===== design/flow/config.mk =====
export PLATFORM = sky130hd
export DESIGN_NAME = Module_Wrapper
export DESIGN_NICKNAME = Module_Wrapper
export VERILOG_FILES = /design/flow/design.v
export SDC_FILE = /design/flow/constraint.sdc
export NUM_CORES = 4
export LEC_CHECK = 0
export ABC_AREA = 1
export CAP_MARGIN = 40
export CORE_MARGIN = 2
export CORE_UTILIZATION = 70
export CTS_CLUSTER_SIZE = 17
export PLACE_DENSITY_LB_ADDON = 0.29
export SETUP_SLACK_MARGIN = -0.1
export SLEW_MARGIN = 20

===== design/flow/design.v =====
module FDIVIDER(
    input  logic ACLK,
    input  logic RESTN,
    output logic SCLK,
    output logic TICK    
);
logic [3:0]count;
assign TICK = (count == 4'd4) && !SCLK;
always_ff@(posedge ACLK)begin
    if(!RESTN)begin
        count <= 0;
        SCLK <= 0;
    end else begin
        if(count == 4'd4)begin
            count <= 0;
            SCLK <= ~SCLK;
        end else begin
            count <= count +1;
        end
    end
end
endmodule
module FIFO_MANAGER(
    input logic Tx_full,
    input logic SS_full,
    input logic Tx_empty,
    input logic SS_empty,
    output logic FREADY_full,
    output logic FREADY_empty
);
always_comb begin : Full_empty_block
    if(Tx_full | SS_full)begin
        FREADY_full = 0;
    end else begin
        FREADY_full = 1;
    end
    if(Tx_empty | SS_empty) begin
        FREADY_empty = 0;
    end else begin
        FREADY_empty = 1;
    end
end
endmodule
module Async_Tx_FIFO #(
    parameter DATA_WIDTH = 32,
    parameter ADDR_WIDTH = 4  
)(
    input  logic [DATA_WIDTH-1:0] data_in,
    input  logic wr_en,
    input  logic rd_en,
    input  logic ACLK,    
    input  logic SCLK,    
    input  logic rst_n,
    output logic [DATA_WIDTH-1:0] data_out,
    output logic empty,
    output logic full
);
    logic [DATA_WIDTH-1:0] mem [0:(1<<ADDR_WIDTH)-1];
    logic [ADDR_WIDTH:0] wr_ptr_bin, rd_ptr_bin;
    logic [ADDR_WIDTH:0] wr_ptr_gry, rd_ptr_gry;
    logic [ADDR_WIDTH:0] wr_ptr_sync1, wr_ptr_sync2;
    logic [ADDR_WIDTH:0] rd_ptr_sync1, rd_ptr_sync2;
    always_ff @(posedge ACLK) begin
        if (!rst_n) begin
            wr_ptr_bin <= 0;
            wr_ptr_gry <= 0;
        end else if (wr_en && !full) begin
            wr_ptr_bin <= wr_ptr_bin + 1;
            wr_ptr_gry <= ((wr_ptr_bin + 1) >> 1) ^ (wr_ptr_bin + 1);
        end
    end
    always_ff @(posedge ACLK) begin
        if (rst_n && wr_en && !full)
            mem[wr_ptr_bin[ADDR_WIDTH-1:0]] <= data_in;
    end
    always_ff @(posedge ACLK) begin
        if (!rst_n) begin
            rd_ptr_bin <= 0;
            rd_ptr_gry <= 0;
            data_out   <= 0;
        end else if (SCLK && rd_en && !empty) begin
            rd_ptr_bin <= rd_ptr_bin + 1;
            rd_ptr_gry <= ((rd_ptr_bin + 1) >> 1) ^ (rd_ptr_bin + 1);
            data_out   <= mem[rd_ptr_bin[ADDR_WIDTH-1:0]];
        end
    end
    always_ff @(posedge ACLK) begin
        if (!rst_n) begin
            wr_ptr_sync1 <= 0;
            wr_ptr_sync2 <= 0;
        end else if (SCLK) begin
            wr_ptr_sync1 <= wr_ptr_gry;
            wr_ptr_sync2 <= wr_ptr_sync1;
        end
    end
    always_ff @(posedge ACLK) begin
        if (!rst_n) begin
            rd_ptr_sync1 <= 0;
            rd_ptr_sync2 <= 0;
        end else begin
            rd_ptr_sync1 <= rd_ptr_gry;
            rd_ptr_sync2 <= rd_ptr_sync1;
        end
    end
    assign empty = (wr_ptr_sync2 == rd_ptr_gry);
    assign full  = (wr_ptr_gry == {~rd_ptr_sync2[ADDR_WIDTH:ADDR_WIDTH-1], rd_ptr_sync2[ADDR_WIDTH-2:0]});
endmodule
module Async_SS_FIFO #(
    parameter DATA_WIDTH = 32,
    parameter ADDR_WIDTH = 4  
)(
    input  logic [DATA_WIDTH-1:0] data_in,
    input  logic wr_en,
    input  logic rd_en,
    input  logic ACLK,    
    input  logic SCLK,    
    input  logic rst_n,
    output logic [DATA_WIDTH-1:0] data_out,
    output logic empty,
    output logic full
);
    logic [DATA_WIDTH-1:0] mem [0:(1<<ADDR_WIDTH)-1];
    logic [ADDR_WIDTH:0] wr_ptr_bin, rd_ptr_bin;
    logic [ADDR_WIDTH:0] wr_ptr_gry, rd_ptr_gry;
    logic [ADDR_WIDTH:0] wr_ptr_sync1, wr_ptr_sync2;
    logic [ADDR_WIDTH:0] rd_ptr_sync1, rd_ptr_sync2;
    always_ff @(posedge ACLK) begin
        if (!rst_n) begin
            wr_ptr_bin <= 0;
            wr_ptr_gry <= 0;
        end else if (wr_en && !full) begin
            wr_ptr_bin <= wr_ptr_bin + 1;
            wr_ptr_gry <= ((wr_ptr_bin + 1) >> 1) ^ (wr_ptr_bin + 1);
        end
    end
    always_ff @(posedge ACLK) begin
        if (rst_n && wr_en && !full)
            mem[wr_ptr_bin[ADDR_WIDTH-1:0]] <= data_in;
    end
    always_ff @(posedge ACLK) begin
        if (!rst_n) begin
            rd_ptr_bin <= 0;
            rd_ptr_gry <= 0;
            data_out   <= 0;
        end else if (SCLK && rd_en && !empty) begin
            rd_ptr_bin <= rd_ptr_bin + 1;
            rd_ptr_gry <= ((rd_ptr_bin + 1) >> 1) ^ (rd_ptr_bin + 1);
            data_out   <= mem[rd_ptr_bin[ADDR_WIDTH-1:0]];
        end
    end
    always_ff @(posedge ACLK) begin
        if (!rst_n) begin
            wr_ptr_sync1 <= 0;
            wr_ptr_sync2 <= 0;
        end else if (SCLK) begin
            wr_ptr_sync1 <= wr_ptr_gry;
            wr_ptr_sync2 <= wr_ptr_sync1;
        end
    end
    always_ff @(posedge ACLK) begin
        if (!rst_n) begin
            rd_ptr_sync1 <= 0;
            rd_ptr_sync2 <= 0;
        end else begin
            rd_ptr_sync1 <= rd_ptr_gry;
            rd_ptr_sync2 <= rd_ptr_sync1;
        end
    end
    assign empty = (wr_ptr_sync2 == rd_ptr_gry);
    assign full  = (wr_ptr_gry == {~rd_ptr_sync2[ADDR_WIDTH:ADDR_WIDTH-1], rd_ptr_sync2[ADDR_WIDTH-2:0]});
endmodule
module AXI_SLAVE(
    input logic ACLK,
    input logic ARESETN,
    input logic [31:0]AWADDR,
    input logic AWVALID,
    output logic AWREADY,
    input logic [31:0]WDATA,
    input logic WVALID,
    output logic WREADY,
    output logic[1:0]BRESP,
    output logic BVALID,
    input logic BREADY,
    input logic FREADY_full,
    output logic wr_en,
    output logic[31:0]Tx_data_out,
    output logic[31:0]SS_data_out
);
 localparam logic [31:0] Tx_address = 32'h0;
 localparam logic [31:0] SS_address = 32'h2;
 typedef enum logic[1:0]{
    IDEAL,
    DECODE,
    EXECUTE
 } state_t;
typedef enum logic{
    START,
    OK
}phase_t;
logic ready;
logic [31:0]data_buffer_1;
logic [31:0]addr_buffr;
state_t state;
phase_t phase;
logic AWalrt;
logic Walrt;
always_ff@(posedge ACLK)begin : AXI_SLAVE
    if(!ARESETN)begin
        wr_en <= 0;
        state <= IDEAL;
        BRESP <= 2'b00;
        BVALID <= 0;
        Tx_data_out <= 0;
        SS_data_out <= 0;
    end else begin
        wr_en <= 0;
        case(state)
            IDEAL: begin
                BRESP <= 2'b00;
                if(ready) begin
                    state <= DECODE;
                end
            end
            DECODE:begin
                BRESP <= 2'b00;
                case(addr_buffr)
                    Tx_address: begin
                        Tx_data_out <= data_buffer_1;
                        BRESP <= 2'b00;
                    end
                    SS_address: begin
                        SS_data_out <= data_buffer_1;
                        BRESP <= 2'b00;
                    end
                    default: begin
                        BRESP <= 2'b10;
                    end
                endcase
                if(BVALID & BREADY) begin
                    BVALID <= 0;
                    state <= EXECUTE;
                end else begin
                    BVALID <= 1;
                end
            end
            EXECUTE:begin
                BVALID <= 0;
                wr_en <= (addr_buffr == Tx_address);  
                state <= IDEAL;
                BRESP <= 2'b00;
            end
            default: state <= IDEAL;
        endcase
    end
end
always_ff@(posedge ACLK)begin : handshake_block
    if(!ARESETN)begin
        phase <= START;
        ready <= 0;
        AWalrt <= 0;
        Walrt <= 0;
    end else begin
        case(phase)
            START:begin
                if(AWVALID & AWREADY) begin
                    AWalrt <= 1;  
                    addr_buffr <= AWADDR;
                 end
                if(WVALID & WREADY)begin
                    Walrt <= 1;     
                    data_buffer_1 <= WDATA;
                end
                if(AWalrt & Walrt) begin    
                ready <= 1; 
                phase <= OK;
                end
            end
            OK:begin
                ready <= 0;
                AWalrt <= 0;
                Walrt <= 0;
                if(BVALID & BREADY) begin  
                    phase <= START; 
                end
            end
        endcase
    end
end
always_comb begin : ready_block
    if(FREADY_full && (phase == START) && (state == IDEAL) && !wr_en)begin
        AWREADY = !AWalrt;
        WREADY = !Walrt;
    end else begin
        AWREADY = 0;
        WREADY = 0;
    end
end
endmodule
module DATA_BUFFER(
    input logic[31:0] din_1,
    input logic[31:0]din_2,
    input logic go,
    input logic ACLK,
    input logic SCLK,
    input logic ARESETN,
    input logic SRESP,
    output logic DREADY,
    output logic [33:0]dout
);
typedef enum logic[2:0]{
    IDEAL,
    WAIT_FIFO,
    FETCH,
    CONCATENATE,
    VALIDATE
} state_t;
logic [31:0] SS_buffer_1;
logic [1:0] SS_buffer_2;
state_t state;
always_ff@(posedge ACLK) begin : data_fetch_block
    if(!ARESETN)begin
        state <= IDEAL;
        DREADY <= 0;
    end else if(SCLK) begin
        case(state)
            IDEAL:begin
                DREADY <= 0;
                if(go) begin
                    state <= WAIT_FIFO;
                end
            end
            WAIT_FIFO: begin
                state <= FETCH;
            end
            FETCH:begin
                SS_buffer_1 <= din_1;
                SS_buffer_2 <= din_2[1:0];
                state <= CONCATENATE;
            end
            CONCATENATE:begin
                dout <= {SS_buffer_2,SS_buffer_1};
                state <= VALIDATE;
                DREADY <= 1;
            end
            VALIDATE:begin
                if(DREADY & SRESP)begin
                    state <= IDEAL;
                end
            end
            default: state <= IDEAL;
        endcase
    end
end
endmodule
module SPI_MASTER(
    input logic ACLK,
    input logic FSCLK,
    input logic FTICK,
    input logic ARESETN,
    input logic FREADY_empty,
    input logic DREADY,
    input logic [33:0] din,
    output logic go,
    output logic SRESP,
    output logic rd_en,
    output logic[1:0]SS,
    output logic MOSI,
    output logic SCLK,
    input logic MISO
);
typedef enum logic[2:0]{
    IDEAL,
    WAIT_FIFO,
    FETCH,
    START,
    DONE,
    VALIDATE
} state_t;
logic [5:0]count;
logic [31:0] data_buffer_3;
logic [1:0] data_buffer_4;
state_t state;
assign SCLK = (state == START && count != 6'd0) ? FSCLK : 0;
always_ff@(posedge ACLK) begin : main_FSM_block
    if(!ARESETN)begin
        state <= IDEAL;
        count <= 0;
        rd_en <= 0;
        go <= 0;
        SRESP <= 0;
        SS <= 0;
        MOSI <= 0;
    end else if(FTICK) begin
        case(state)
            IDEAL:begin
                go <= 0;
                if(FREADY_empty)begin
                    go <= 1;
                    rd_en <= 1;
                    state <= WAIT_FIFO;
                    count <= 0;
                end
            end
            WAIT_FIFO:begin
                rd_en <= 0;
                go <= 0;
                state <=FETCH;
            end
            FETCH:begin
                if(DREADY) begin
                    data_buffer_3 <= din[31:0];
                    data_buffer_4 <= din[33:32];
                    SS <= din[33:32];
                    state <= START;
                end
            end
            START:begin
                if(count == 6'd32) begin
                    state <= DONE;
                end else begin
                    if(DREADY) begin
                        MOSI <= data_buffer_3[31];
                        data_buffer_3 <= {data_buffer_3[30:0],1'b0};
                        count <= count +1;
                    end
                end
            end
            DONE: begin
                SRESP <= 1;
                state <= VALIDATE;
            end
            VALIDATE:begin
                SRESP <= 0;
                state <= IDEAL;
            end
            default: state <= IDEAL;
        endcase
    end
end
endmodule
module Module_Wrapper (
    input logic ACLK,
    input logic ARESETN,
    input  logic [31:0] AWADDR,
    input  logic AWVALID,
    output logic AWREADY,
    input  logic [31:0] WDATA,
    input  logic WVALID,
    output logic WREADY,
    output logic [1:0] BRESP,
    output logic BVALID,
    input  logic BREADY,
    output logic [1:0] SS,
    output logic MOSI,
    output logic SCLK,
    input  logic MISO
);
    logic sclk_int, sclk_tick;
    logic fready_full, fready_empty;
    logic wr_en, rd_en;
    logic [31:0] tx_data_bus, ss_data_bus;
    logic [31:0] fifo_tx_out, fifo_ss_out;
    logic [33:0] data_to_master;
    logic go, dready, sresp;
    logic tx_full, tx_empty, ss_full, ss_empty;
    FDIVIDER fdiv_inst (
        .ACLK(ACLK),
        .RESTN(ARESETN),
        .SCLK(sclk_int),
        .TICK(sclk_tick)
    );
    AXI_SLAVE axi_inst (
        .ACLK(ACLK),
        .ARESETN(ARESETN),
        .AWADDR(AWADDR), .AWVALID(AWVALID), .AWREADY(AWREADY),
        .WDATA(WDATA), .WVALID(WVALID), .WREADY(WREADY),
        .BRESP(BRESP), .BVALID(BVALID), .BREADY(BREADY),
        .FREADY_full(fready_full),
        .wr_en(wr_en),
        .Tx_data_out(tx_data_bus),
        .SS_data_out(ss_data_bus)
    );
    Async_Tx_FIFO tx_fifo_inst (
        .ACLK(ACLK),
        .SCLK(sclk_tick),
        .rst_n(ARESETN),
        .data_in(tx_data_bus),
        .wr_en(wr_en),
        .rd_en(rd_en),
        .data_out(fifo_tx_out),
        .full(tx_full),
        .empty(tx_empty)
    );
    Async_SS_FIFO ss_fifo_inst (
        .ACLK(ACLK),
        .SCLK(sclk_tick),
        .rst_n(ARESETN),
        .data_in(ss_data_bus),
        .wr_en(wr_en),
        .rd_en(rd_en),
        .data_out(fifo_ss_out),
        .full(ss_full),
        .empty(ss_empty)
    );
    FIFO_MANAGER fifo_mgmt_inst (
        .Tx_full(tx_full), .SS_full(ss_full),
        .Tx_empty(tx_empty), .SS_empty(ss_empty),
        .FREADY_full(fready_full), .FREADY_empty(fready_empty)
    );
    DATA_BUFFER dbuff_inst (
        .din_1(fifo_tx_out), .din_2(fifo_ss_out),
        .go(go), .ACLK(ACLK), .SCLK(sclk_tick), .ARESETN(ARESETN),
        .SRESP(sresp), .DREADY(dready),
        .dout(data_to_master)
    );
    SPI_MASTER master_inst (
        .ACLK(ACLK), .FSCLK(sclk_int), .FTICK(sclk_tick), .ARESETN(ARESETN),
        .FREADY_empty(fready_empty),
        .DREADY(dready), .din(data_to_master),
        .go(go), .SRESP(sresp), .rd_en(rd_en),
        .SS(SS), .MOSI(MOSI), .SCLK(SCLK), .MISO(MISO)
    );
endmodule

===== design/flow/run.sh =====
#!/bin/bash
# the make line also repeats each setting of config.mk as NAME=value (left out here)
make -C /OpenROAD-flow-scripts/flow DESIGN_CONFIG=/design/flow/config.mk WORK_HOME=/design/flow/orfs CLKGATE_MAP_FILE= finish

===== design/flow/constraint.sdc =====
create_clock -name core_clock -period 2.14 [get_ports {ACLK}]
set_input_delay 0.4280 -clock core_clock [delete_from_list [all_inputs] [get_ports {ACLK}]]
set_output_delay 0.4280 -clock core_clock [all_outputs]
set_load 0.01 [all_outputs]

==> results of run 1 <==
## through the flow
stage / setup TNS (ns) / cell area [um2]
3_5_place_dp: 0 / 37100
5_1_grt: -1.31 / 39900
3_3_place_gp: 0 / 37100
6_report: -0.339 / 39900
4_1_cts: -0.853 / 39900
2_1_floorplan: -10.24 / 34900
## area by class of cell
| cell class | count | area [um2] | share of cell area |
|---|---|---|---|
| clock buffer | 128 | 2550 | 0.0638 |
| clock inverter | 29 | 284 | 0.00712 |
| inverter | 145 | 554 | 0.0139 |
| multi-input combinational | 1767 | 8480 | 0.212 |
| sequential | 895 | 25000 | 0.627 |
| tap | 664 | 831 | 0.0208 |
| timing repair buffer | 180 | 2200 | 0.0552 |
## routing by layer
layer,GRT usage,share of wire,up-vias
met2,0.540,0.50,1412
met4,0.131,0.033,4
met1,0.426,0.37,11383
li1,-,-,10539
met3,0.0552,0.095,232
met5,0,0.00033,-
## repair_timing
| action | in CTS | in global routing |
|---|---|---|
| pin swaps | 2 | 5 |
| gates resized | 14 | 8 |
| endpoints found under the setup margin | 3 | 104 |
==> datasheet_impl.txt, run 1 <==
Physical implementation characteristics

Parameter                              Value

Routing
  Vias after detailed routing .................. 23570
  WL final .................. 81700 um
  Initial DRC count .................. around 3300
  Via density per instance .................. 6.19
  Detail Route Antenna Nets .................. 0
  Average routed wire per standard cell .................. 21.5 um
  Total iterations of the first detailed-routing run .................. 6
  Antenna diodes .................. 0
  Number of remaining DRC errors .................. 0

Run
  Number of warnings in the stage logs .................. 40
  Max Cap Violations .................. 0

STA
  Number of pins with negative max-slew slack in the final report .................. 0
  Number of hold-slack violations in the final timing report .................. 0
  RSZ-0062 raised after global routing .................. yes
  Peak clock frequency supported by timing .................. approximately 430 MHz
  Final period util .................. 1.09
  Post-route setup slack .................. -0.186 ns
  Count of final setup violators .................. 2
  Worst relative slew slack .................. 0.488
  Setup Skew .................. roughly 0.028 ns
  Post-layout min period .................. 2.33 ns
  Worst-Margin Slew .................. 0.767 ns
  Tightest hold margin .................. roughly 0.32 ns

Synth
  Mux contribution to synthesized area .................. 0
  Top cells by area .................. edfxtp_1 (61%), dfxtp_1 (11%), nor2_1 (6.9%)
  Count of library flops with an enable pin .................. 708
  Cell area after synthesis .................. 34700 um2
  Mean cell area of the mapped netlist .................. 11.7 um2
  Synth async-reset ratio .................. 0
  Leading cell type by number of instances after synthesis .................. edfxtp_1
  Adder-cell share of the synthesized area .................. 0.00505
  Total number of yosys warnings .................. 7
  Top cells by instance count after synthesis .................. edfxtp_1 (708), nor2_1 (636), nand2_1 (367)
  Fraction of the mapped netlist area in simple logic gates .................. 0.134
  Main logic family .................. simple AND/OR/NAND/NOR gates
  Seq cells post-synth .................. approximately 900
  Yosys cell types .................. 45
  Area share of the largest cell type after synthesis .................. 0.612
  Post-Syn Instances .................. slightly below 3000
  Synthesized-area fraction occupied by xor and xnor cells .................. 0.00934
  Seq/Total Area, Yosys .................. 0.720
  Yosys cell count .................. approximately 3000
  Number of nets at floorplan .................. around 3100
  Yosys synthesis chip area .................. 34700 um2
  Post-synth top area cell .................. edfxtp_1
  Share of synthesized cell area in and-or and or-and compound cells .................. 0.0903
  Ys flop type .................. edfxtp_1

CTS
  Clock tree from TritonCTS .................. built
  H-tree levels .................. 3
  Largest buffer count on any clock path .................. 3
  Clock net sink count .................. 895
  Clock transition time at the flip-flop clock pins of the worst setup and hold paths .................. 0.06 ns
  Post-CTS repair timing setup buffer count .................. 0
  Worst skew pair latency .................. between 0.6 and 0.7 ns
  CTS root buf .................. clkbuf_16
  Num CTS Buffers .................. 86
  Number of hold buffers added after cts .................. 0

Global routing
  Number of antenna violations at the first check in global routing .................. 2
  Global routing usage summed across all routing layers .................. 0.323
  Vias in the first global route .................. 23353
  GR Overflow Total .................. 0
  Wire length of the first global-routing pass .................. 126000 um
  Largest net degree at the start of global routing .................. 101

Floorplan
  Die Footprint .................. 51400 um2
  Chip width .................. 227 um
  Number of placed I/O pins .................. 79
  Fp_density .................. 0.709
  Number of placement rows .................. just over 80
  Die boundary height .................. ~230 um
  Placeable core region .................. 49000 um2

Power
  Overall Power .................. roughly 34 mW
  Worst supply voltage drop on vdd .................. 0.828 mV
  Leakage .................. 14.8 nW
  Power dissipated in combinational cells .................. about 0.50 mW
  Share of power burned in the clock network .................. 0.440
  Fraction of power consumed by sequential logic .................. 0.545
  Internal power component .................. 27.7 mW
  P_clk .................. 15.1 mW
  Group drawing the most power .................. registers
  Net switching power .................. 6.63 mW
  Total power density per cell area .................. 861 nW/um2
  Switching power as a share of total power .................. 0.193
  Combinational share of power .................. 0.014
  Sequential-cell power consumption .................. 18.8 mW

Setup path
  Critical Setup Path Class .................. flop to primary output
  Slack of the worst reg-to-reg path .................. 0.02 ns
  End of the worst register-to-register path .................. tx_fifo_inst.data_out[13]
  Crit Reg-Reg Startpoint .................. tx_fifo_inst.rd_ptr_bin[0]
  Crit-path most repeated cell .................. nor2_2
  Critical path buffer and inverter count .................. 2
  Largest delay share family, worst path .................. simple AND/OR/NAND/NOR gates
  Arrival time of the worst setup path .................. 1.90 ns
  Worst setup path endpoint .................. AWREADY
  Critical Path Max Stage Delay .................. 0.33 ns
  Critical-path maximum fanout .................. 2
  Path depth of the worst reg2reg path .................. 10
  Critical path capture point type .................. primary output
  Required time reported for the critical path endpoint .................. 1.71 ns
  Worst-path cell with the longest stage delay .................. dfxtp_2
  WP depth .................. 7
  Crit-path cells .................. inv_2 -> or2_1 -> nand3_2 -> nor2_2 -> nand3b_1 -> nor2_2 -> buf_2
  Category of the worst setup path launch point .................. flop
  Crit. Startpoint .................. ss_fifo_inst.wr_ptr_gry[1]

Finish
  Final instance count without filler cells .................. 3808
  Final core utilization .................. 0.815
  Area growth syn-to-layout .................. 15.0%
  Number of inserted filler cells in the final layout .................. 2473
  Nets .................. 3159

Placed design
  Last weighted congestion value of the routability-driven placer .................. between 0.8 and 0.9
  Count of input and output buffers .................. 76
  Worst setup timing slack at the placement stage .................. 0.0266 ns
  Post-detail-place hpwl .................. 45800 um
  Inst Count DP .................. 3652

Min path
  Hold-critical path depth .................. 4
  Hold path endpoint .................. master_inst.rd_en
  Worst Hold Launch .................. ARESETN
  Class of the tightest hold or removal check .................. input port to flop

Status
  Status .................. failed layout checks
  Layout violations .................... negative setup slack
==> run 2, diff against run 1 <==
ABC_AREA = not set   (was 1)
CAP_MARGIN = 20   (was 40)
CORE_UTILIZATION = 68   (was 70)
CTS_CLUSTER_SIZE = not set   (was 17)
PLACE_DENSITY_LB_ADDON = not set   (was 0.29)
SETUP_SLACK_MARGIN = 0.82   (was -0.1)
clock period = 3.17 ns   (was 2.14 ns; I/O delays follow)
==> run 2 against run 1 <==
Compared with the run above: now clean on timing, DRC and antenna; critical endpoint is now WREADY; non-clock buffer count is 35 lower; final cell count shrank 27%; register-to-register slack improved by 0.85 ns; largest cell class unchanged.
==> datasheet_impl.txt, run 2 <==
Physical implementation characteristics

Parameter                              Value

Status
  Status .................. finished clean (was failed layout checks)

STA
  Setup TNS Final .................. 0 ns (was -0.339 ns)
  Peak clock frequency supported by timing .................. 408 MHz
  Worst relative slew slack .................. 0.333 (was 0.488)
  Worst-Margin Slew .................. 0.994 ns (was 0.767 ns)
  Tightest hold margin .................. 0.388 ns (was 0.320 ns)
  RSZ-0062 raised after global routing .................. yes (unchanged)
  Final period util .................. 0.774 (was 1.09)
  Setup Skew .................. 0.0291 ns (was 0.0277 ns)
  Count of final setup violators .................. 0 (was 2)
  Number of hold-slack violations in the final timing report .................. 0 (unchanged)
  Post-layout min period .................. 2.45 ns
  Number of pins with negative max-slew slack in the final report .................. 0 (unchanged)

CTS
  Clock tree from TritonCTS .................. built (unchanged)
  Clock net sink count .................. 895 (unchanged)
  Clock transition time at the flip-flop clock pins of the worst setup and hold paths .................. 0.06 ns (about the same)
  Largest buffer count on any clock path .................. 3 (unchanged)
  H-tree levels .................. 3 (unchanged)
  Num CTS Buffers .................. 87 (was 86)
  Worst skew pair latency .................. 0.64 ns (was 0.65 ns)
  CTS root buf .................. clkbuf_16 (unchanged)
  Number of hold buffers added after cts .................. 0 (unchanged)

Run
  Number of warnings in the stage logs .................. 40 (unchanged)
  Max Cap Violations .................. 0 (unchanged)

Synth
  Post-synth top area cell .................. edfxtp_1 (unchanged)
  Yosys synthesis chip area .................. 33900 um2 (was 34700 um2)
  Synth async-reset ratio .................. 0 (unchanged)
  Mean cell area of the mapped netlist .................. 17.7 um2 (was 11.7 um2)
  Ys flop type .................. edfxtp_1 (unchanged)
  Seq cells post-synth .................. 895 (unchanged)
  Fraction of the mapped netlist area in simple logic gates .................. 0.0559 (was 0.134)
  Top cells by instance count after synthesis .................. edfxtp_1 (708), dfxtp_1 (187), mux4_2 (136) (was edfxtp_1 (708), nor2_1 (636), nand2_1 (367))
  Cell area after synthesis .................. 33900 um2 (was 34700 um2)
  Number of nets at floorplan .................. 1997 (was 3061)
  Top cells by area .................. edfxtp_1 (63%), dfxtp_1 (11%), mux4_2 (9.0%) (was edfxtp_1 (61%), dfxtp_1 (11%), nor2_1 (6.9%))
  Main logic family .................. multiplexers (was simple AND/OR/NAND/NOR gates)
  Area share of the largest cell type after synthesis .................. 0.628 (was 0.612)
  Total number of yosys warnings .................. 7 (unchanged)
  Post-Syn Instances .................. 1913 (was 2977)
  Share of synthesized cell area in and-or and or-and compound cells .................. 0.0426 (was 0.0903)
  Count of library flops with an enable pin .................. 708 (unchanged)
  Adder-cell share of the synthesized area .................. 0.00517 (was 0.00505)
  Yosys cell count .................. 1913 (was 2977)
  Yosys cell types .................. 61 (was 45)
  Synthesized-area fraction occupied by xor and xnor cells .................. 0.0127 (was 0.00934)
  Leading cell type by number of instances after synthesis .................. edfxtp_1 (unchanged)
  Mux contribution to synthesized area .................. 0.129 (was 0)
  Seq/Total Area, Yosys .................. 0.739 (was 0.720)

Global routing
  GR Overflow Total .................. 0 (unchanged)
  Vias in the first global route .................. 17607 (was 23353)
  Wire length of the first global-routing pass .................. 105000 um (was 126000 um)
  Met2 track demand over resource .................. 0.460 (was 0.540)
  Met3 usage in global routing .................. 0.0449 (was 0.0552)
  Met1 Usage GRT .................. 0.387 (was 0.426)
  Largest net degree at the start of global routing .................. 60 (was 101)
  Global routing usage summed across all routing layers .................. 0.279 (was 0.323)
  Number of antenna violations at the first check in global routing .................. 0 (was 2)
  Highest-utilization routing layer at the global route stage .................. met2 (unchanged)

Power
  Net switching power .................. 4.50 mW (was 6.63 mW)
  Fraction of power consumed by sequential logic .................. 0.543 (was 0.545)
  Share of power burned in the clock network .................. 0.444 (was 0.440)
  Combinational share of power .................. 0.013 (was 0.014)
  P_clk .................. 10.3 mW (was 15.1 mW)
  Power dissipated in combinational cells .................. 0.295 mW
  Sequential-cell power consumption .................. 12.6 mW (was 18.8 mW)
  Leakage .................. 12.5 nW (was 14.8 nW)
  Overall Power .................. 23.3 mW (was 34.4 mW)
  Group drawing the most power .................. registers (unchanged)
  Total power density per cell area .................. 596 nW/um2 (was 861 nW/um2)
  Switching power as a share of total power .................. 0.193 (about the same)
  Worst supply voltage drop on vdd .................. 0.531 mV (was 0.828 mV)
  Internal power component .................. 18.8 mW (was 27.7 mW)

Setup path
  Largest delay share family, worst path .................. AND-OR/OR-AND gates (was simple AND/OR/NAND/NOR gates)
  Crit. Startpoint .................. ss_fifo_inst.wr_ptr_gry[4] (was ss_fifo_inst.wr_ptr_gry[1])
  Crit-path cells .................. xor2_1 -> nand3_2 -> o211ai_1 -> o21bai_4 -> nor2_1 -> buf_2 (was inv_2 -> or2_1 -> nand3_2 -> nor2_2 -> nand3b_1 -> nor2_2 -> buf_2)
  Worst setup path endpoint .................. WREADY (was AWREADY)
  Critical Path Max Stage Delay .................. 0.33 ns (about the same)
  Crit Reg-Reg Startpoint .................. ss_fifo_inst.wr_ptr_gry[4] (was tx_fifo_inst.rd_ptr_bin[0])
  Worst-path cell with the longest stage delay .................. dfxtp_2 (unchanged)
  Critical-path maximum fanout .................. 4 (was 2)
  Category of the worst setup path launch point .................. flop (unchanged)
  Arrival time of the worst setup path .................. 1.82 ns (was 1.90 ns)
  Critical path capture point type .................. primary output (unchanged)
  Path depth of the worst reg2reg path .................. 7 (was 10)
  Slack of the worst reg-to-reg path .................. 0.87 ns (was 0.02 ns)
  Critical path buffer and inverter count .................. 1 (was 2)
  Critical Setup Path Class .................. flop to primary output (unchanged)
  Required time reported for the critical path endpoint .................. 2.54 ns (was 1.71 ns)
  End of the worst register-to-register path .................. ss_fifo_inst.wr_ptr_gry[3] (was tx_fifo_inst.data_out[13])
  WP depth .................. 6 (was 7)

Finish
  Nets .................. 2119 (was 3159)
  Number of inserted filler cells in the final layout .................. 2625 (was 2473)
  Area growth syn-to-layout .................. 15.3% (was 15.0%)

Min path
  Worst Hold Launch .................. ARESETN (unchanged)
  Class of the tightest hold or removal check .................. input port to flop (unchanged)
  Hold-critical path depth .................. 3 (was 4)
  Hold path endpoint .................. master_inst.count[1] (was master_inst.rd_en)

Floorplan
  Fp_density .................. 0.690 (was 0.709)
  Number of placed I/O pins .................. 79 (unchanged)
  Chip width .................. 227 um (about the same)
  Die Footprint .................. 51600 um2 (was 51400 um2)
  Die boundary height .................. 227 um (about the same)
  Number of placement rows .................. 81 (unchanged)
  Placeable core region .................. 49100 um2 (was 49000 um2)

Routing
  Initial DRC count .................. 1423 (was 3263)
  Via density per instance .................. 6.28 (was 6.19)
  Number of remaining DRC errors .................. 0 (unchanged)
  Antenna diodes .................. 0 (unchanged)
  WL final .................. 70300 um (was 81700 um)
  Detail Route Antenna Nets .................. 0 (unchanged)
  Vias after detailed routing .................. 17404 (was 23570)
  Average routed wire per standard cell .................. 25.4 um (was 21.5 um)
  Total iterations of the first detailed-routing run .................. 7 (was 6)

Placed design
  Last weighted congestion value of the routability-driven placer .................. 0.736 (was 0.875)
  Post-detail-place hpwl .................. 36000 um (was 45800 um)
  Count of input and output buffers .................. 76 (unchanged)
-- run 2: what timing repair did --
| action | 4_1_cts | 5_1_grt |
|---|---|---|
| setup buffers | 8 | 4 |
| pin swaps | 6 | 5 |
| cloned | 0 | 2 |
| resized | 28 | 13 |
| endpoints found under the setup margin | 69 | 342 |
-- run 2: cell type report --
cell class / count / area [um2] / area share
clock buffer: 121 / 2430 / 0.0621
clock inverter: 41 / 459 / 0.0118
inverter: 12 / 45.0 / 0.00115
multi-input combinational: 894 / 8650 / 0.221
sequential: 895 / 25000 / 0.641
tap: 664 / 831 / 0.0213
timing repair buffer: 145 / 1610 / 0.0412
-- run 2: metal layers --
metal,share of wire,wire (um),up-vias
met5,0,0,-
met4,0.027,1880,0
met3,0.067,4680,122
met2,0.51,35500,638
met1,0.40,28200,8967
li1,-,-,7677
-- run 2: per-stage QoR --
stage / area (um2) / setup slack [ns] / instances / util
global route: 39000 / 0.648 / 2772 / 0.796
finish: 39000 / 0.717 / 2772 / 0.796
floorplan: 34200 / 0.628 / 1913 / -
global placement: 35900 / 0.654 / 2596 / 0.732
detailed placement: 35900 / 0.628 / 2596 / 0.732
CTS: 38900 / 0.656 / 2766 / 0.793
==> run 3, diff against run 2 <==
CAP_MARGIN = 35   (was 20)
CELL_PAD_IN_SITES_DETAIL_PLACEMENT = 1   (was not set)
CORE_ASPECT_RATIO = 0.7   (was not set)
CORE_MARGIN = 8   (was 2)
CORE_UTILIZATION = 66   (was 68)
GPL_ROUTABILITY_DRIVEN = 0   (was not set)
PLACE_DENSITY_LB_ADDON = 0.24   (was not set)
SETUP_SLACK_MARGIN = 0.32   (was 0.82)
clock period = 2.85 ns   (was 3.17 ns; I/O delays follow)
==> run 3 against run 2 <==
Compared with the run above: the run now fails in 5_1_grt; die area increased by 14%; area after synthesis unchanged; synthesized cell count unchanged.
==> datasheet_impl.txt, run 3 <==
Implementation parameters

Parameter                              Value

Synth
  Synth async-reset ratio .................. 0 (unchanged)
  Leading cell type by number of instances after synthesis .................. edfxtp_1 (unchanged)
  Ys flop type .................. edfxtp_1 (unchanged)
  Number of nets at floorplan .................. 1997 (unchanged)
  Main logic family .................. multiplexers (unchanged)
  Seq/Total Area, Yosys .................. 0.739 (unchanged)
  Yosys cell count .................. 1913 (unchanged)
  Adder-cell share of the synthesized area .................. 0.00517 (unchanged)
  Post-Syn Instances .................. 1913 (unchanged)
  Top cells by instance count after synthesis .................. edfxtp_1 (708), dfxtp_1 (187), mux4_2 (136) (unchanged)
  Count of library flops with an enable pin .................. 708 (unchanged)
  Top cells by area .................. edfxtp_1 (63%), dfxtp_1 (11%), mux4_2 (9.0%) (unchanged)
  Synthesized-area fraction occupied by xor and xnor cells .................. 0.0127 (unchanged)
  Area share of the largest cell type after synthesis .................. 0.628 (unchanged)
  Post-synth top area cell .................. edfxtp_1 (unchanged)
  Fraction of the mapped netlist area in simple logic gates .................. 0.0559 (unchanged)
  Yosys synthesis chip area .................. 33900 um2 (unchanged)
  Mux contribution to synthesized area .................. 0.129 (unchanged)
  Total number of yosys warnings .................. 7 (unchanged)
  Share of synthesized cell area in and-or and or-and compound cells .................. 0.0426 (unchanged)
  Seq cells post-synth .................. 895 (unchanged)
  Mean cell area of the mapped netlist .................. 17.7 um2 (unchanged)
  Cell area after synthesis .................. 33900 um2 (unchanged)
  Yosys cell types .................. 61 (unchanged)

Placed design
  Worst setup timing slack at the placement stage .................. 0.303 ns (was 0.628 ns)
  Post-detail-place hpwl .................. 52200 um (was 36000 um)
  Count of input and output buffers .................. 76 (unchanged)

CTS
  Num CTS Buffers .................. 79 (was 87)
  Clock net sink count .................. 895 (unchanged)
  Number of hold buffers added after cts .................. 0 (unchanged)
  CTS root buf .................. clkbuf_16 (unchanged)
  Largest buffer count on any clock path .................. 3 (unchanged)
  H-tree levels .................. 3 (unchanged)

Floorplan
  Fp_density .................. 0.668 (was 0.690)
  Number of placed I/O pins .................. 79 (unchanged)
  Die Footprint .................. 58900 um2 (was 51600 um2)
  Number of placement rows .................. 69 (was 81)
  Chip width .................. 287 um (was 227 um)
  Placeable core region .................. 50700 um2 (was 49100 um2)
  Die boundary height .................. 206 um (was 227 um)

Status
  Status .................. stopped before the end (was finished clean)
  Halt Stage .................. 5_1_grt
## run 3: stage by stage
step / power (mW) / hold slack (ns) / utilization / instance area [um2] / cells
after CTS: 25.7 / 0.426 / 0.766 / 38800 / 2770
after detailed placement: 14.7 / 0.406 / 0.710 / 36000 / 2611
after global placement: 14.7 / 0.402 / 0.710 / 36000 / 2611
after floorplan: 14.5 / 0.400 / - / 34100 / 1913
## run 3: repair_timing
action                     CTS
setup endpoints to repair   77
pin swaps                    9
cloned                       1
gates resized               39
setup buffers               12
==> run 4, diff against run 3 <==
ABC_AREA = 1   (was not set)
CAP_MARGIN = 20   (was 35)
CELL_PAD_IN_SITES_DETAIL_PLACEMENT = not set   (was 1)
CORE_ASPECT_RATIO = not set   (was 0.7)
CORE_MARGIN = 2   (was 8)
CORE_UTILIZATION = 72   (was 66)
CTS_CLUSTER_DIAMETER = 375   (was not set)
GPL_ROUTABILITY_DRIVEN = not set   (was 0)
PLACE_DENSITY = 0.4   (was not set)
PLACE_DENSITY_LB_ADDON = not set   (was 0.24)
SETUP_SLACK_MARGIN = 0.14   (was 0.32)
clock period = 6.81 ns   (was 2.85 ns; I/O delays follow)
==> run 4 against run 3 <==
Compared with the run above: the run now finishes clean; area after synthesis increased by 2.5%; synthesized cell count increased by 56%; die area down 15%.
==> datasheet_impl.txt, run 4 <==
Physical implementation characteristics

Parameter                              Value

Status
  Status .................. finished clean (was stopped before the end)

Synth
  Yosys cell types .................. 45 (was 61)
  Cell area after synthesis .................. 34700 um2 (was 33900 um2)
  Main logic family .................. simple AND/OR/NAND/NOR gates (was multiplexers)
  Post-synth top area cell .................. edfxtp_1 (unchanged)
  Mean cell area of the mapped netlist .................. 11.7 um2 (was 17.7 um2)
  Synthesized-area fraction occupied by xor and xnor cells .................. 0.00934 (was 0.0127)
  Synth async-reset ratio .................. 0 (unchanged)
  Number of nets at floorplan .................. 3061 (was 1997)
  Yosys synthesis chip area .................. 34700 um2 (was 33900 um2)
  Fraction of the mapped netlist area in simple logic gates .................. 0.134 (was 0.0559)
  Mux contribution to synthesized area .................. 0 (was 0.129)
  Share of synthesized cell area in and-or and or-and compound cells .................. 0.0903 (was 0.0426)
  Yosys cell count .................. 2977 (was 1913)
  Post-Syn Instances .................. 2977 (was 1913)
  Seq/Total Area, Yosys .................. 0.720 (was 0.739)
  Count of library flops with an enable pin .................. 708 (unchanged)
  Ys flop type .................. edfxtp_1 (unchanged)
  Seq cells post-synth .................. 895 (unchanged)
  Total number of yosys warnings .................. 7 (unchanged)
  Area share of the largest cell type after synthesis .................. 0.612 (was 0.628)
  Leading cell type by number of instances after synthesis .................. edfxtp_1 (unchanged)
  Adder-cell share of the synthesized area .................. 0.00505 (was 0.00517)
  Top cells by area .................. edfxtp_1 (61%), dfxtp_1 (11%), nor2_1 (6.9%) (was edfxtp_1 (63%), dfxtp_1 (11%), mux4_2 (9.0%))
  Top cells by instance count after synthesis .................. edfxtp_1 (708), nor2_1 (636), nand2_1 (367) (was edfxtp_1 (708), dfxtp_1 (187), mux4_2 (136))

Setup path
  Arrival time of the worst setup path .................. 2.52 ns
  Critical Path Max Stage Delay .................. about 0.48 ns
  Worst-path cell with the longest stage delay .................. clkdlybuf4s50_1
  Category of the worst setup path launch point .................. flop
  Slack of the worst reg-to-reg path .................. 3.39 ns
  Crit. Startpoint .................. tx_fifo_inst.wr_ptr_gry[2]
  Required time reported for the critical path endpoint .................. 5.45 ns
  Crit-path cells .................. xor2_1 -> nor2_1 -> nand4_1 -> nand3b_1 -> nor2_1 -> clkdlybuf4s50_1
  Crit Reg-Reg Startpoint .................. fdiv_inst.count[0]
  Critical path buffer and inverter count .................. 1
  Path depth of the worst reg2reg path .................. 7
  Largest delay share family, worst path .................. simple AND/OR/NAND/NOR gates
  Critical Setup Path Class .................. flop to primary output
  End of the worst register-to-register path .................. dbuff_inst.dout[22]
  Critical path capture point type .................. primary output
  Critical-path maximum fanout .................. 12
  WP depth .................. 6
  Crit-path most repeated cell .................. nor2_1
  Worst setup path endpoint .................. AWREADY

Floorplan
  Number of placed I/O pins .................. 79 (unchanged)
  Placeable core region .................. 47600 um2 (was 50700 um2)
  Chip width .................. 224 um (was 287 um)
  Die Footprint .................. 50000 um2 (was 58900 um2)
  Number of placement rows .................. 80 (was 69)
  Die boundary height .................. 224 um (was 206 um)
  Fp_density .................. 0.729 (was 0.668)

Power
  Combinational share of power .................. 0.014
  Total power density per cell area .................. about 280 nW/um2
  Fraction of power consumed by sequential logic .................. 0.553
  Worst supply voltage drop on vdd .................. 0.270 mV
  Leakage .................. approximately 14 nW
  Sequential-cell power consumption .................. 5.89 mW
  P_clk .................. 4.62 mW
  Internal power component .................. between 8 and 9 mW
  Switching power as a share of total power .................. 0.192
  Share of power burned in the clock network .................. 0.433
  Net switching power .................. 2.04 mW
  Group drawing the most power .................. registers
  Power dissipated in combinational cells .................. 0.145 mW

Routing
  WL final .................. 75200 um
  Antenna diodes .................. 0
  Total iterations of the first detailed-routing run .................. 6
  Average routed wire per standard cell .................. 20.4 um
  Number of remaining DRC errors .................. 0
  Initial DRC count .................. roughly 2600
  Vias after detailed routing .................. 22359
  Detail Route Antenna Nets .................. 0
  Via density per instance .................. 6.06

Placed design
  Post-detail-place hpwl .................. 38400 um (was 52200 um)
  Count of input and output buffers .................. 76 (unchanged)
  Worst setup timing slack at the placement stage .................. 2.78 ns (was 0.303 ns)
  Last weighted congestion value of the routability-driven placer .................. 0.780

Min path
  Hold path endpoint .................. tx_fifo_inst.rd_ptr_sync2[1]
  Worst Hold Launch .................. tx_fifo_inst.rd_ptr_sync1[1]
  Hold-critical path depth .................. 2
  Class of the tightest hold or removal check .................. flop to flop

STA
  RSZ-0062 raised after global routing .................. no
  Number of hold-slack violations in the final timing report .................. 0
  Setup Skew .................. 0.0132 ns
  Number of pins with negative max-slew slack in the final report .................. 0
  Post-route setup slack .................. 2.93 ns
  Final period util .................. 0.570
  Count of final setup violators .................. 0
  Worst-Margin Slew .................. ~1.1 ns
  Setup TNS Final .................. 0 ns
  Peak clock frequency supported by timing .................. about 260 MHz
  Worst relative slew slack .................. 0.298
  Post-layout min period .................. 3.88 ns

CTS
  Clock tree from TritonCTS .................. built
  H-tree levels .................. 3 (unchanged)
  Clock net sink count .................. 895 (unchanged)
  Num CTS Buffers .................. 86 (was 79)
  CTS root buf .................. clkbuf_16 (unchanged)
  Post-CTS repair timing setup buffer count .................. 0 (was 12)
  Largest buffer count on any clock path .................. 3 (unchanged)
  Resized cells post-CTS .................. 0 (was 39)
  Number of hold buffers added after cts .................. 0 (unchanged)
  Worst skew pair latency .................. 0.63 ns
  Clock transition time at the flip-flop clock pins of the worst setup and hold paths .................. 0.06 ns

Finish
  Area growth syn-to-layout .................. 11.0%
  Area of the multi-input gates .................. 8430 um2
  Number of inserted filler cells in the final layout .................. 2670
  Nets .................. slightly above 3000
  Register cell area after layout .................. 25000 um2

Global routing
  GR Overflow Total .................. 0
  Largest net degree at the start of global routing .................. 191
  Global routing usage summed across all routing layers .................. 0.303
  Wire length of the first global-routing pass .................. 115000 um
  Vias in the first global route .................. 21665
  Number of antenna violations at the first check in global routing .................. 0

Run
  Max Cap Violations .................. 0
  Number of warnings in the stage logs .................. 41
## run 4: layer usage
metal | part of all wire | wire length [um] | vias to the layer above | global-route usage
met2 | 0.48 | 36200 | 986 | 0.488
met4 | 0.038 | 2840 | 0 | 0.130
li1 | - | - | 10396 | -
met1 | 0.40 | 30000 | 10759 | 0.418
met5 | 0 | 0 | - | 0
met3 | 0.082 | 6160 | 218 | 0.0484
## run 4: stage by stage
stage / utilization / cells / hold slack [ns] / power [mW] / cell area (um2)
final: 0.809 / 3688 / 0.416 / 10.7 / 38500
after CTS: 0.808 / 3687 / 0.418 / 10.7 / 38500
after detailed placement: 0.751 / 3532 / 0.402 / 6.15 / 35800
after global placement: 0.751 / 3532 / 0.401 / 6.15 / 35800
after floorplan: - / 2977 / 0.390 / 6.07 / 34700
after global routing: 0.809 / 3688 / 0.422 / 10.9 / 38500
## run 4: cell type report
type                       instances  area share
inverter                         145      0.0145
clock inverter                    31     0.00753
timing repair buffer             111      0.0268
tap                              615      0.0200
sequential                       895       0.649
multi-input combinational       1767       0.219
clock buffer                     124      0.0634
==> run 5, diff against run 4 <==
ABC_AREA = not set   (was 1)
CORE_UTILIZATION = 40   (was 72)
CTS_CLUSTER_DIAMETER = not set   (was 375)
PLACE_DENSITY = not set   (was 0.4)
SETUP_SLACK_MARGIN = 0.49   (was 0.14)
clock period = 3.86 ns   (was 6.81 ns; I/O delays follow)
==> run 5 against run 4 <==
Compared with the run above: synthesized cell count fell by 36%; still clean on timing, DRC and antenna; critical endpoint unchanged; flip-flop count stayed put; design area up 1.7%; count of clock-buffer cells in the layout up 4; sequential share of layout area is 1.1 points lower; core utilization decreased by 34 points; wire length decreased by 13%; register-to-register slack got worse by 2.2 ns.
==> datasheet_impl.txt, run 5 <==
Physical implementation characteristics

Parameter                              Value

Status
  Status .................. finished clean (unchanged)

CTS
  Clock transition time at the flip-flop clock pins of the worst setup and hold paths .................. 0.06 ns (about the same)
  Clock tree from TritonCTS .................. built (unchanged)
  CTS root buf .................. clkbuf_16 (unchanged)
  Clock net sink count .................. 895 (unchanged)
  Post-CTS repair timing setup buffer count .................. 0 (unchanged)
  Num CTS Buffers .................. 93 (was 86)
  H-tree levels .................. 3 (unchanged)
  Largest buffer count on any clock path .................. 3 (unchanged)
  Worst skew pair latency .................. 0.65 ns (was 0.63 ns)

Power
  Power dissipated in combinational cells .................. 0.234 mW (was 0.145 mW)
  Net switching power .................. 3.78 mW (was 2.04 mW)
  Worst supply voltage drop on vdd .................. 0.417 mV (was 0.270 mV)
  Group drawing the most power .................. registers (unchanged)
  Leakage .................. 12.3 nW (was 14.2 nW)
  Total power density per cell area .................. 490 nW/um2 (was 277 nW/um2)
  Share of power burned in the clock network .................. 0.447 (was 0.433)
  Combinational share of power .................. 0.012 (was 0.014)
  P_clk .................. 8.59 mW (was 4.62 mW)
  Sequential-cell power consumption .................. 10.4 mW (was 5.89 mW)
  Fraction of power consumed by sequential logic .................. 0.541 (was 0.553)
  Internal power component .................. 15.4 mW (was 8.61 mW)
  Switching power as a share of total power .................. 0.197 (was 0.192)

Global routing
  Vias in the first global route .................. 17318 (was 21665)
  Global routing usage summed across all routing layers .................. 0.153 (was 0.303)
  GR Overflow Total .................. 0 (unchanged)
  Wire length of the first global-routing pass .................. 101000 um (was 115000 um)
  Largest net degree at the start of global routing .................. 64 (was 191)
  Number of antenna violations at the first check in global routing .................. 0 (unchanged)

Synth
  Yosys cell count .................. 1913 (was 2977)
  Synthesized-area fraction occupied by xor and xnor cells .................. 0.0127 (was 0.00934)
  Post-synth top area cell .................. edfxtp_1 (unchanged)
  Post-Syn Instances .................. 1913 (was 2977)
  Seq cells post-synth .................. 895 (unchanged)
  Share of synthesized cell area in and-or and or-and compound cells .................. 0.0426 (was 0.0903)
  Ys flop type .................. edfxtp_1 (unchanged)
  Cell area after synthesis .................. 33900 um2 (was 34700 um2)
  Total number of yosys warnings .................. 7 (unchanged)
  Seq/Total Area, Yosys .................. 0.739 (was 0.720)
  Leading cell type by number of instances after synthesis .................. edfxtp_1 (unchanged)
  Adder-cell share of the synthesized area .................. 0.00517 (was 0.00505)
  Mean cell area of the mapped netlist .................. 17.7 um2 (was 11.7 um2)
  Count of library flops with an enable pin .................. 708 (unchanged)
  Mux contribution to synthesized area .................. 0.129 (was 0)
  Synth async-reset ratio .................. 0 (unchanged)
  Area share of the largest cell type after synthesis .................. 0.628 (was 0.612)
  Yosys cell types .................. 61 (was 45)
  Yosys synthesis chip area .................. 33900 um2 (was 34700 um2)
  Top cells by area .................. edfxtp_1 (63%), dfxtp_1 (11%), mux4_2 (9.0%) (was edfxtp_1 (61%), dfxtp_1 (11%), nor2_1 (6.9%))
  Top cells by instance count after synthesis .................. edfxtp_1 (708), dfxtp_1 (187), mux4_2 (136) (was edfxtp_1 (708), nor2_1 (636), nand2_1 (367))
  Main logic family .................. multiplexers (was simple AND/OR/NAND/NOR gates)
  Fraction of the mapped netlist area in simple logic gates .................. 0.0559 (was 0.134)
  Number of nets at floorplan .................. 1997 (was 3061)

STA
  Final period util .................. 0.832 (was 0.570)
  Setup TNS Final .................. 0 ns (unchanged)
  Number of pins with negative max-slew slack in the final report .................. 0 (unchanged)
  RSZ-0062 raised after global routing .................. no (unchanged)
  Count of final setup violators .................. 0 (unchanged)
  Post-layout min period .................. 3.21 ns
  Worst relative slew slack .................. 0.383 (was 0.298)
  Number of hold-slack violations in the final timing report .................. 0 (unchanged)
  Peak clock frequency supported by timing .................. ~310 MHz
  Worst-Margin Slew .................. 0.925 ns (was 1.05 ns)
  Setup Skew .................. 0.0322 ns (was 0.0132 ns)
  Tightest hold margin .................. 0.398 ns (was 0.416 ns)

Routing
  Total iterations of the first detailed-routing run .................. 5 (was 6)
  Average routed wire per standard cell .................. 20.2 um (was 20.4 um)
  Via density per instance .................. 5.15 (was 6.06)
  WL final .................. 65500 um (was 75200 um)
  Initial DRC count .................. 1292 (was 2615)
  Antenna diodes .................. 0 (unchanged)
  Number of remaining DRC errors .................. 0 (unchanged)
  Vias after detailed routing .................. 16669 (was 22359)
  Detail Route Antenna Nets .................. 0 (unchanged)

Floorplan
  Die boundary height .................. 295 um (was 224 um)
  Number of placed I/O pins .................. 79 (unchanged)
  Number of placement rows .................. 106 (was 80)
  Die Footprint .................. 87000 um2 (was 50000 um2)
  Placeable core region .................. 83700 um2 (was 47600 um2)
  Chip width .................. 295 um (was 224 um)
  Fp_density .................. 0.405 (was 0.729)

Min path
  Hold-critical path depth .................. 0 (was 2)
  Class of the tightest hold or removal check .................. flop to flop (unchanged)
  Hold path endpoint .................. dbuff_inst.dout[5] (was tx_fifo_inst.rd_ptr_sync2[1])
  Worst Hold Launch .................. dbuff_inst.SS_buffer_1[5] (was tx_fifo_inst.rd_ptr_sync1[1])

Setup path
  Crit. Startpoint .................. ss_fifo_inst.wr_ptr_gry[0] (was tx_fifo_inst.wr_ptr_gry[2])
  Critical path buffer and inverter count .................. 1 (unchanged)
  Critical path capture point type .................. primary output (unchanged)
  Required time reported for the critical path endpoint .................. 3.09 ns (was 5.45 ns)
  Slack of the worst reg-to-reg path .................. 1.21 ns (was 3.39 ns)
  Crit-path cells .................. xnor2_1 -> nand3_1 -> o211ai_1 -> o21bai_2 -> nor2_1 -> clkdlybuf4s50_1 (was xor2_1 -> nor2_1 -> nand4_1 -> nand3b_1 -> nor2_1 -> clkdlybuf4s50_1)
  Largest delay share family, worst path .................. AND-OR/OR-AND gates (was simple AND/OR/NAND/NOR gates)
  End of the worst register-to-register path .................. tx_fifo_inst.mem[5][22] (was dbuff_inst.dout[22])
  Arrival time of the worst setup path .................. 2.44 ns (was 2.52 ns)
  Critical-path maximum fanout .................. 6 (was 12)
  Path depth of the worst reg2reg path .................. 3 (was 7)
  Worst setup path endpoint .................. AWREADY (unchanged)
  Category of the worst setup path launch point .................. flop (unchanged)
  Worst-path cell with the longest stage delay .................. clkdlybuf4s50_1 (unchanged)
  Critical Path Max Stage Delay .................. 0.50 ns (was 0.48 ns)
  Crit Reg-Reg Startpoint .................. tx_fifo_inst.wr_ptr_bin[2] (was fdiv_inst.count[0])
  Critical Setup Path Class .................. flop to primary output (unchanged)
  WP depth .................. 6 (unchanged)

Placed design
  Last weighted congestion value of the routability-driven placer .................. 0.733 (was 0.780)
  Post-detailed-placement cell area .................. 36200 um2 (was 35800 um2)
  Count of input and output buffers .................. 76 (unchanged)
  Inst Count DP .................. 3063 (was 3532)
  Post-detail-place hpwl .................. 36900 um (was 38400 um)

Finish
  Nets .................. 2108 (was 3090)
  Cell area after layout .................. 39200 um2 (was 38500 um2)
  Area growth syn-to-layout .................. 15.7% (was 11.0%)
  Final instance count without filler cells .................. 3235 (was 3688)

Run
  Max Cap Violations .................. 0 (unchanged)
  Number of warnings in the stage logs .................. 36 (was 41)
[run 5: metal layers]
metal  global-route usage  share of wire  wire length, um
met4               0.0404          0.017             1110
met2                0.261           0.49            32200
met3               0.0266          0.046             3010
met5                    0              0                0
met1                0.204           0.44            29100
[run 5: area by class of cell]
| cell class | instances | area, um2 |
|---|---|---|
| fill | 7065 | 44500 |
| sequential | 895 | 25000 |
| multi-input combinational | 894 | 8520 |
| clock buffer | 128 | 2610 |
| tap | 1134 | 1420 |
| timing repair buffer | 128 | 1210 |
| clock inverter | 44 | 370 |
| inverter | 12 | 45.0 |
[run 5: stage by stage]
step	util	power, mW	worst slack [ns]
finish	0.468	19.2	0.647
global route	0.468	19.8	0.507
CTS	0.468	19.4	0.574
detailed placement	0.433	10.8	1.21
global placement	0.433	10.8	1.23
floorplan	-	10.7	0.182
[run 5: what timing repair did]
item / 4_1_cts / 5_1_grt
gates resized: 1 / 0
setup endpoints to repair: 2 / 0
hold buffers: 0 / 0
==> run 6, diff against run 5 <==
ABC_AREA = 1   (was not set)
CELL_PAD_IN_SITES_DETAIL_PLACEMENT = 2   (was not set)
CELL_PAD_IN_SITES_GLOBAL_PLACEMENT = 3   (was not set)
CORE_ASPECT_RATIO = 0.57   (was not set)
CORE_MARGIN = 6   (was 2)
CORE_UTILIZATION = 15   (was 40)
CTS_CLUSTER_DIAMETER = 34   (was not set)
CTS_CLUSTER_SIZE = 51   (was not set)
GPL_ROUTABILITY_DRIVEN = 0   (was not set)
GPL_TIMING_DRIVEN = 1   (was not set)
HOLD_SLACK_MARGIN = 0.07   (was not set)
MAX_ROUTING_LAYER = met5   (was not set)
SETUP_SLACK_MARGIN = 1.59   (was 0.49)
SLEW_MARGIN = 0   (was 20)
TNS_END_PERCENT = 95   (was not set)
clock period = 7.0 ns   (was 3.86 ns; I/O delays follow)
==> run 6 against run 5 <==
Compared with the run above: still clean on timing, DRC and antenna; clock power fell by 14%; global-route usage down 6.5 points; non-clock buffer count shrank 9; power shrank 31%; critical path depth unchanged; core utilization is 28 points lower; die area went up to 2.8 times the previous value; sequential power fell by 45%; design area rose by 12%; critical path type unchanged; largest cell class unchanged.
==> datasheet_impl.txt, run 6 <==
Physical implementation characteristics

Parameter                              Value

CTS
  Worst skew pair latency .................. 0.80 ns (was 0.65 ns)
  Clock tree from TritonCTS .................. built (unchanged)
  Post-CTS repair timing setup buffer count .................. 0 (unchanged)
  Num CTS Buffers .................. 146 (was 93)
  Number of hold buffers added after cts .................. 0 (unchanged)
  H-tree levels .................. 4 (was 3)
  Largest buffer count on any clock path .................. 4 (was 3)
  Clock transition time at the flip-flop clock pins of the worst setup and hold paths .................. 0.06 ns (about the same)
  CTS root buf .................. clkbuf_16 (unchanged)
  Resized cells post-CTS .................. 0 (was 1)
  Clock net sink count .................. 895 (unchanged)

Routing
  Met2 wire len .................. 44900 um (was 32200 um)
  Routed met1 length .................. 58900 um (was 29100 um)
  Total iterations of the first detailed-routing run .................. 5 (unchanged)
  Highest metal layer with signal wires .................. met4 (unchanged)
  WL final .................. 110000 um (was 65500 um)
  Initial DRC count .................. 1255 (was 1292)
  Detail Route Antenna Nets .................. 0 (unchanged)
  Average routed wire per standard cell .................. 17.6 um (was 20.2 um)
  Routed length on met3 .................. 4540 um (was 3010 um)
  Vias after detailed routing .................. 22943 (was 16669)
  Number of remaining DRC errors .................. 0 (unchanged)
  Via density per instance .................. 3.66 (was 5.15)

STA
  Worst-Margin Slew .................. 1.09 ns (was 0.925 ns)
  RSZ-0062 raised after global routing .................. no (unchanged)
  Setup TNS Final .................. 0 ns (unchanged)
  Peak clock frequency supported by timing .................. 227 MHz
  Number of hold-slack violations in the final timing report .................. 0 (unchanged)
  Setup Skew .................. 0.0818 ns (was 0.0322 ns)
  Worst relative slew slack .................. 0.268 (was 0.383)
  Post-layout min period .................. between 4 and 5 ns
  Final period util .................. 0.628 (was 0.832)
  Number of pins with negative max-slew slack in the final report .................. 0 (unchanged)
  Count of final setup violators .................. 0 (unchanged)

Min path
  Hold-critical path depth .................. 0 (unchanged)
  Class of the tightest hold or removal check .................. flop to flop (unchanged)
  Worst Hold Launch .................. dbuff_inst.SS_buffer_1[12] (was dbuff_inst.SS_buffer_1[5])
  Hold path endpoint .................. dbuff_inst.dout[12] (was dbuff_inst.dout[5])

Finish
  Area growth syn-to-layout .................. 26.5% (was 15.7%)
  Nets .................. 3158 (was 2108)

Synth
  Share of synthesized cell area in and-or and or-and compound cells .................. 0.0903 (was 0.0426)
  Number of nets at floorplan .................. 3061 (was 1997)
  Top cells by area .................. edfxtp_1 (61%), dfxtp_1 (11%), nor2_1 (6.9%) (was edfxtp_1 (63%), dfxtp_1 (11%), mux4_2 (9.0%))
  Fraction of the mapped netlist area in simple logic gates .................. 0.134 (was 0.0559)
  Count of library flops with an enable pin .................. 708 (unchanged)
  Main logic family .................. simple AND/OR/NAND/NOR gates (was multiplexers)
  Mean cell area of the mapped netlist .................. 11.7 um2 (was 17.7 um2)
  Post-synth top area cell .................. edfxtp_1 (unchanged)
  Adder-cell share of the synthesized area .................. 0.00505 (was 0.00517)
  Seq/Total Area, Yosys .................. 0.720 (was 0.739)
  Post-Syn Instances .................. 2977 (was 1913)
  Top cells by instance count after synthesis .................. edfxtp_1 (708), nor2_1 (636), nand2_1 (367) (was edfxtp_1 (708), dfxtp_1 (187), mux4_2 (136))
  Yosys synthesis chip area .................. 34700 um2 (was 33900 um2)
  Total number of yosys warnings .................. 7 (unchanged)
  Yosys cell count .................. 2977 (was 1913)
  Cell area after synthesis .................. 34700 um2 (was 33900 um2)
  Mux contribution to synthesized area .................. 0 (was 0.129)
  Ys flop type .................. edfxtp_1 (unchanged)
  Yosys cell types .................. 45 (was 61)
  Synthesized-area fraction occupied by xor and xnor cells .................. 0.00934 (was 0.0127)
  Seq cells post-synth .................. 895 (unchanged)
  Leading cell type by number of instances after synthesis .................. edfxtp_1 (unchanged)
  Synth async-reset ratio .................. 0 (unchanged)
  Area share of the largest cell type after synthesis .................. 0.612 (was 0.628)

Floorplan
  Chip width .................. 649 um (was 295 um)
  Die boundary height .................. 375 um (was 295 um)
  Fp_density .................. 0.152 (was 0.405)
  Number of placement rows .................. 132 (was 106)
  Placeable core region .................. 229000 um2 (was 83700 um2)
  Number of placed I/O pins .................. 79 (unchanged)
  Die Footprint .................. 244000 um2 (was 87000 um2)

Power
  Fraction of power consumed by sequential logic .................. 0.432 (was 0.541)
  Switching power as a share of total power .................. 0.218 (was 0.197)
  Share of power burned in the clock network .................. 0.556 (was 0.447)
  Leakage .................. 15.3 nW (was 12.3 nW)
  Overall Power .................. 13.3 mW (was 19.2 mW)
  Internal power component .................. 10.4 mW (was 15.4 mW)
  Combinational share of power .................. 0.012 (about the same)
  Sequential-cell power consumption .................. 5.74 mW (was 10.4 mW)
  Total power density per cell area .................. 302 nW/um2 (was 490 nW/um2)
  Power dissipated in combinational cells .................. 0.161 mW
  Net switching power .................. 2.89 mW (was 3.78 mW)
  Group drawing the most power .................. the clock network (was registers)
  P_clk .................. 7.38 mW (was 8.59 mW)
  Worst supply voltage drop on vdd .................. 0.165 mV (was 0.417 mV)

Setup path
  Path depth of the worst reg2reg path .................. 8 (was 3)
  Slack of the worst reg-to-reg path .................. 3.38 ns (was 1.21 ns)
  Worst-path cell with the longest stage delay .................. nand4_1 (was clkdlybuf4s50_1)
  Crit Reg-Reg Startpoint .................. tx_fifo_inst.wr_ptr_gry[4] (was tx_fifo_inst.wr_ptr_bin[2])
  Crit-path most repeated cell .................. nor2_1
  Largest delay share family, worst path .................. simple AND/OR/NAND/NOR gates (was AND-OR/OR-AND gates)
  Crit. Startpoint .................. tx_fifo_inst.wr_ptr_gry[4] (was ss_fifo_inst.wr_ptr_gry[0])
  Critical Path Max Stage Delay .................. 0.53 ns (was 0.50 ns)
  Category of the worst setup path launch point .................. flop (unchanged)
  Critical Setup Path Class .................. flop to primary output (unchanged)
  Critical-path maximum fanout .................. 12 (was 6)
  Required time reported for the critical path endpoint .................. 5.60 ns (was 3.09 ns)
  Crit-path cells .................. xnor2_1 -> nor2_1 -> nand4_1 -> nand3b_1 -> nor2_1 -> clkdlybuf4s50_1 (was xnor2_1 -> nand3_1 -> o211ai_1 -> o21bai_2 -> nor2_1 -> clkdlybuf4s50_1)
  Critical path buffer and inverter count .................. 1 (unchanged)
  Arrival time of the worst setup path .................. 3.00 ns (was 2.44 ns)
  Worst setup path endpoint .................. AWREADY (unchanged)
  End of the worst register-to-register path .................. tx_fifo_inst.mem[8][6] (was tx_fifo_inst.mem[5][22])
  Critical path capture point type .................. primary output (unchanged)
  WP depth .................. 6 (unchanged)

Global routing
  Largest net degree at the start of global routing .................. 157 (was 64)
  Number of antenna violations at the first check in global routing .................. 6 (was 0)
  GR Overflow Total .................. 0 (unchanged)
  Vias in the first global route .................. 24799 (was 17318)
  Global routing usage summed across all routing layers .................. 0.0883 (was 0.153)
  Wire length of the first global-routing pass .................. 164000 um (was 101000 um)

Run
  Max Cap Violations .................. 0 (unchanged)
  Number of warnings in the stage logs .................. 44 (was 36)

Placed design
  Post-detail-place hpwl .................. 63300 um (was 36900 um)
  Count of input and output buffers .................. 76 (unchanged)

Status
  Status .................. finished clean (unchanged)
run 6: through the flow:
stage | std cells | hold slack, ns | instance area (um2) | util | setup WS [ns]
floorplan | 2977 | 0.390 | 34700 | - | 2.72
CTS | 6267 | 0.418 | 43900 | 0.192 | 2.46
finish | 6268 | 0.413 | 43900 | 0.192 | 2.60
global placement | 6008 | 0.396 | 39000 | 0.171 | 2.89
global route | 6267 | 0.418 | 43900 | 0.192 | 2.36
detailed placement | 6008 | 0.405 | 39000 | 0.171 | 2.88
run 6: final cells by class:
cell class              instances  area, um2
clock buffers                 169       3860
repair buffers                119       1120
fillers                     25520     185000
inverters                     145        554
well taps                    3082       3860
multi-input cells            1767       8450
diodes                          1       2.50
flip-flops and latches        895      25000
clock inverters                90       1050
run 6: routing by layer:
metal | vias to the layer above | GRT usage
met5 | - | 0
met4 | 0 | 0.0207
met3 | 156 | 0.0184
met2 | 322 | 0.126
met1 | 11866 | 0.134
li1 | 10599 | -
No activity file was given, so power comes from the tool's default toggle rates.
